==> inputs of 06-23 <==
==> flow/design.v (excerpt) <==
module GameModeEazy(
input wire clk,
input wire rst,
input wire load,
input wire [63:0] load_board,
input wire [3:0]btn,
input wire [3:0]mode,
output wire [63:0] num,
output wire [15:0] judge
    );
reg [63:0] num_reg; 
reg [63:0] num_reg_last;
reg [3:0]position_reg;
reg [1:0]count;
assign num = num_reg;
judge m0(.num(num),.judge(judge));
always @ (posedge clk)
if (rst) begin
	num_reg = 64'b0001000000000000000000000000000000000000000000000000000000010000;
	count = 2'b00;
end
else if (load) begin
	num_reg = load_board;
end
else if (mode==4'b0011) begin
	if (count==2'b11) count=2'b00; else count=count+1'b1;
	num_reg_last=num_reg;
		if (btn[0]==1)
		begin		
			if (num_reg[3:0]==4'b0000)
				begin
					num_reg[3:0]=num_reg[19:16];
					num_reg[19:16]=4'b0000;
				end
			if (num_reg[7:4]==4'b0000)
				begin
					num_reg[7:4]=num_reg[23:20];
					num_reg[23:20]=4'b0000;
				end	
			if (num_reg[11:8]==4'b0000)
				begin
					num_reg[11:8]=num_reg[27:24];
					num_reg[27:24]=4'b0000;
				end	
			if (num_reg[15:12]==4'b0000)
				begin
					num_reg[15:12]=num_reg[31:28];
					num_reg[31:28]=4'b0000;
				end	
			if (num_reg[19:16]==4'b0000)
				begin
					num_reg[19:16]=num_reg[35:32];
					num_reg[35:32]=4'b0000;
				end
			if (num_reg[23:20]==4'b0000)
				begin
					num_reg[23:20]=num_reg[39:36];
					num_reg[39:36]=4'b0000;
				end	
			if (num_reg[27:24]==4'b0000)
				begin
					num_reg[27:24]=num_reg[43:40];
					num_reg[43:40]=4'b0000;
				end	
			if (num_reg[31:28]==4'b0000)
				begin
  ...
clock: 45.2 ns
lec_check: 0
abc_area: 1
cap_margin: 25
core_margin: 2
core_utilization: 30
cts_cluster_diameter: 221
gpl_routability_driven: 0
gpl_timing_driven: 0
setup_slack_margin: 5.0
slew_margin: 20
run.sh (not shown) runs the stock make flow with config.mk's settings and CLKGATE_MAP_FILE=.
==> inputs of 04-24, as changes to 06-23 <==
- CELL_PAD_IN_SITES_DETAIL_PLACEMENT: default -> 1
- CORE_ASPECT_RATIO: default -> 1.53
- GPL_TIMING_DRIVEN: 0 -> 1
- HOLD_SLACK_MARGIN: default -> 0.11
- MAX_ROUTING_LAYER: default -> met4
- PLACE_DENSITY_LB_ADDON: default -> 0.09
- SLEW_MARGIN: 20 -> 40
==> flow/constraint.sdc (replaced) <==
create_clock -name core_clock -period 23.9 [get_ports {clk}]
set_input_delay 4.7800 -clock core_clock [delete_from_list [all_inputs] [get_ports {clk}]]
set_output_delay 4.7800 -clock core_clock [all_outputs]
set_load 0.01 [all_outputs]
==> inputs of 10-15, as changes to 06-23 <==
- ABC_AREA: 1 -> default
- CAP_MARGIN: 25 -> 20
- CORE_UTILIZATION: 30 -> 72
- CTS_CLUSTER_DIAMETER: 221 -> default
- GPL_ROUTABILITY_DRIVEN: 0 -> 1
- GPL_TIMING_DRIVEN: 0 -> default
- PLACE_DENSITY_LB_ADDON: default -> 0.22
- SETUP_SLACK_MARGIN: 5.0 -> default
==> flow/constraint.sdc (replaced) <==
create_clock -name core_clock -period 13.4 [get_ports {clk}]
set_input_delay 2.6800 -clock core_clock [delete_from_list [all_inputs] [get_ports {clk}]]
set_output_delay 2.6800 -clock core_clock [all_outputs]
set_load 0.01 [all_outputs]
==> comparison table <==
Outcome: 06-23 timing/DRC/antenna clean; 10-15 did not finish; 04-24 timing/DRC/antenna clean
Last stage reached: 06-23 -; 10-15 3_5_place_dp; 04-24 -
First-pass GRT wire length: 06-23 261800 um; 10-15 -; 04-24 314800 um
Core Footprint: 06-23 120100 um^2; 10-15 61710 um^2; 04-24 120800 um^2
Met3 WL post-DR: 06-23 26910 um; 10-15 -; 04-24 12650 um
Headroom to the max-slew limit: 06-23 0.1812; 10-15 -; 04-24 0.3334
Netlist Area Pre-Place: 06-23 36360 um^2; 10-15 45000 um^2; 04-24 36360 um^2
AND-OR/OR-AND share of the synthesized area: 06-23 0.1127; 10-15 0.4426; 04-24 0.1127
Class of the most critical setup path: 06-23 in -> reg; 10-15 -; 04-24 in -> reg
Adder Area Share: 06-23 0.03854; 10-15 0.03203; 04-24 0.03854
Setup ws final: 06-23 17.74 ns; 10-15 -; 04-24 3.771 ns
Diode insertion count for antenna repair: 06-23 3; 10-15 -; 04-24 4
Final setup violation count: 06-23 0; 10-15 -; 04-24 0
Log Warnings: 06-23 71; 10-15 -; 04-24 73
Slowest stage cell on the critical path: 06-23 sky130_fd_sc_hd__nor4_2; 10-15 -; 04-24 sky130_fd_sc_hd__nor3_2
HP Class: 06-23 reg -> reg; 10-15 -; 04-24 reg -> reg
Reg-to-Reg End: 06-23 num_reg[25]; 10-15 -; 04-24 num_reg[42]


==> inputs of 05-02 <==
GameModeEazy again, from the RTL that the note above started with.
clock: 13.4 ns
lec_check: 0
cap_margin: 20
core_margin: 2
core_utilization: 72
cts_cluster_size: 93
gpl_routability_driven: 1
place_density_lb_addon: 0.22
setup_slack_margin: 3.36
slew_margin: 20
==> inputs of 03-06, as changes to 05-02 <==
- CORE_UTILIZATION: 72 -> 71
- CTS_CLUSTER_DIAMETER: default -> 136
- CTS_CLUSTER_SIZE: 93 -> 24
- GPL_ROUTABILITY_DRIVEN: 1 -> default
- MAX_ROUTING_LAYER: default -> met4
- PLACE_DENSITY_LB_ADDON: 0.22 -> default
- SETUP_SLACK_MARGIN: 3.36 -> 3.32
==> flow/constraint.sdc (replaced) <==
create_clock -name core_clock -period 25.5 [get_ports {clk}]
set_input_delay 5.1000 -clock core_clock [delete_from_list [all_inputs] [get_ports {clk}]]
set_output_delay 5.1000 -clock core_clock [all_outputs]
set_load 0.01 [all_outputs]
==> inputs of 02-19, as changes to 05-02 <==
- CORE_UTILIZATION: 72 -> 40
- CTS_CLUSTER_SIZE: 93 -> default
- GPL_ROUTABILITY_DRIVEN: 1 -> default
- PLACE_DENSITY_LB_ADDON: 0.22 -> 0.11
- SETUP_SLACK_MARGIN: 3.36 -> default
- SLEW_MARGIN: 20 -> 15
==> flow/constraint.sdc (replaced) <==
create_clock -name core_clock -period 28.0 [get_ports {clk}]
set_input_delay 5.6000 -clock core_clock [delete_from_list [all_inputs] [get_ports {clk}]]
set_output_delay 5.6000 -clock core_clock [all_outputs]
set_load 0.01 [all_outputs]
==> Changelog: implementation <==
### Implementation results

* DP HPWL at 173000 um
* Yosys top cell by area: a21oi_1
* Top FF cell, synth: dfxtp_1
* Outcome: did not finish
* Core Footprint at 62900 um2
* Init Core Util at 71.6%
* Async S/R FF share, synth at 0%
* Die W at 256 um
* Hold-fix buffers, CTS at 0
* Area leader share at 6.90%
* Log Error: [ERROR GRT-0116] Global routing finished with congestion. Check the congestion regions in the DRC Viewer.
* Die H at 256 um
* Synth unique cells at 149
* Fail Step: global routing (5_1_grt)
* Row cnt at 92
-- figures above: 03-06

==> Changelog: implementation <==
### Implementation results

* Row cnt at 91
* Log Error: [ERROR DPL-0038] Utilization greater than 100%, impossible to legalize
* Top FF cell, synth: dfxtp_1
* Count leader, synth: a21oi_1
* Yosys top cell by area: a21oi_1
* Core Footprint at 61700 um2
* Die H at 254 um
* Fail Step: detailed placement (3_5_place_dp)
* Async S/R FF share, synth at 0%
* Top logic family: AND-OR/OR-AND gates
* Area leader share at 6.90%
* Die W at 254 um
* Outcome: did not finish
* Synth unique cells at 149
* Init Core Util at 72.9%
* Post-synth net total at 7016
-- figures above: 05-02

==> Changelog: implementation <==
### Physical design

* Clock latency (worst-skew pair) at 0.40 ns
* DP HPWL at 219000 um
* Yosys top cell by area: a21oi_1
* Async S/R FF share, synth at 0%
* Final max-slew violation count at 0
* TNS Setup at 0 ns
* Synth unique cells at 149
* Row cnt at 123
* Die W at 339 um
* Hold-fix buffers, CTS at 0
* Top FF cell, synth: dfxtp_1
* Area leader share at 6.90%
* Init Core Util at 40.2%
* Outcome: timing/DRC/antenna clean
-- figures above: 02-19



==> lagoon: inputs <==
Starting RTL as in the previous note.
## GameModeEazy
module GameModeEazy(
input wire clk,
input wire rst,
input wire load,
input wire [63:0] load_board,
input wire [3:0]btn,
input wire [3:0]mode,
output wire [63:0] num,
output wire [15:0] judge
    );
clock: 31.7 ns
lec_check: 0
cap_margin: 20
cell_pad_in_sites_detail_placement: 0
core_margin: 2
core_utilization: 50
gpl_routability_driven: 1
max_routing_layer: met5
place_density_lb_addon: 0.2
setup_slack_margin: 5.0
slew_margin: 15
==> inputs of ember, as changes to lagoon <==
CELL_PAD_IN_SITES_DETAIL_PLACEMENT = not set   (was 0)
CORE_UTILIZATION = 58   (was 50)
MAX_ROUTING_LAYER = not set   (was met5)
PLACE_DENSITY_LB_ADDON = not set   (was 0.2)
SETUP_SLACK_MARGIN = not set   (was 5.0)
SLEW_MARGIN = 20   (was 15)
==> flow/constraint.sdc (replaced) <==
create_clock -name core_clock -period 21.8 [get_ports {clk}]
set_input_delay 4.3600 -clock core_clock [delete_from_list [all_inputs] [get_ports {clk}]]
set_output_delay 4.3600 -clock core_clock [all_outputs]
set_load 0.01 [all_outputs]
==> comparison table <==
quantity	ember	lagoon
Site Rows	102	110
Placeable core region	0.0771 mm2	0.0896 mm2
Vert. Die Dim	283 um	304 um
Weighted congestion at the end of routability-driven global placement	1.36	1.19
Detailed-placement wirelength estimate	218 mm	200 mm
Placement-stage cell area	0.0676 mm2	0.0480 mm2
Cell Count Post-Placement	10327	7923
Die ar.	0.0798 mm2	0.0924 mm2
Post-CTS resize count	434	359
Outcome	did not finish	complete, no violations
Last stage reached	global routing	-
Number of setup buffers added after CTS	189	98
Worst slack after detailed placement	-3500 ps	599 ps
Floorplan core density	0.584	0.502
Die x size	283 um	304 um
Prevailing post-synth register cell	dfxtp_1	dfxtp_1


==> garnet <==
Starting RTL as in the previous note.
make LEC_CHECK=0 ABC_AREA=1 CAP_MARGIN=20 CELL_PAD_IN_SITES_GLOBAL_PLACEMENT=3 CORE_MARGIN=6 CORE_UTILIZATION=46 CTS_CLUSTER_DIAMETER=105 CTS_CLUSTER_SIZE=53 GPL_ROUTABILITY_DRIVEN=1 GPL_TIMING_DRIVEN=0 MAX_ROUTING_LAYER=met4 PLACE_DENSITY_LB_ADDON=0.14 SETUP_SLACK_MARGIN=5.0 SLEW_MARGIN=20 finish   # period 21.9 ns
==> delta (differences from garnet) <==
ABC_AREA = 0   (was 1)
CORE_MARGIN = 2   (was 6)
CORE_UTILIZATION = 41   (was 46)
CTS_CLUSTER_DIAMETER = 45   (was 105)
CTS_CLUSTER_SIZE = 70   (was 53)
GPL_ROUTABILITY_DRIVEN = 0   (was 1)
GPL_TIMING_DRIVEN = unset   (was 0)
HOLD_SLACK_MARGIN = -0.01   (was unset)
MAX_ROUTING_LAYER = unset   (was met4)
PLACE_DENSITY_LB_ADDON = unset   (was 0.14)
==> flow/constraint.sdc (replaced) <==
create_clock -name core_clock -period 48.8 [get_ports {clk}]
set_input_delay 9.7600 -clock core_clock [delete_from_list [all_inputs] [get_ports {clk}]]
set_output_delay 9.7600 -clock core_clock [all_outputs]
set_load 0.01 [all_outputs]
==> reports/results.ini <==
[synthesis]
ys_top_logic_family = AND-OR/OR-AND gates
netlist.area_leader.share_pct = 6.90
syn_area_um2 = 45000
yosysTopAreaCell = a21oi_1
ys_sh_xor_pct = 6.21
most_common_cell = a21oi_1
fp_nets = 7016

[floorplanning]
rows = 121
chipArea_um2 = 112000
die_w_um = 335

[run_status]
run_status = finished clean

The numbers above come from delta.

==> reports/results.ini <==
[run_status]
stop_stage = global placement without I/O
error = [ERROR FLW-0024] Place density exceeds 1.0 (current PLACE_DENSITY_LB_ADDON =  0.14). Please check if the value of  PLACE_DENSITY_LB_ADDON is between 0 and 0.99.
run_status = did not finish

[floorplanning]
die_w_um = 293
chipArea_um2 = 85900
rows = 102

[synthesis]
yosysTopAreaCell = nand2_1
ys_top_logic_family = simple AND/OR/NAND/NOR gates
most_common_cell = nand2_1
netlist.area_leader.share_pct = 25.0
ys_sh_xor_pct = 3.88
syn_area_um2 = 36400
compound_area_share_pct = 11.3

The numbers above come from garnet.

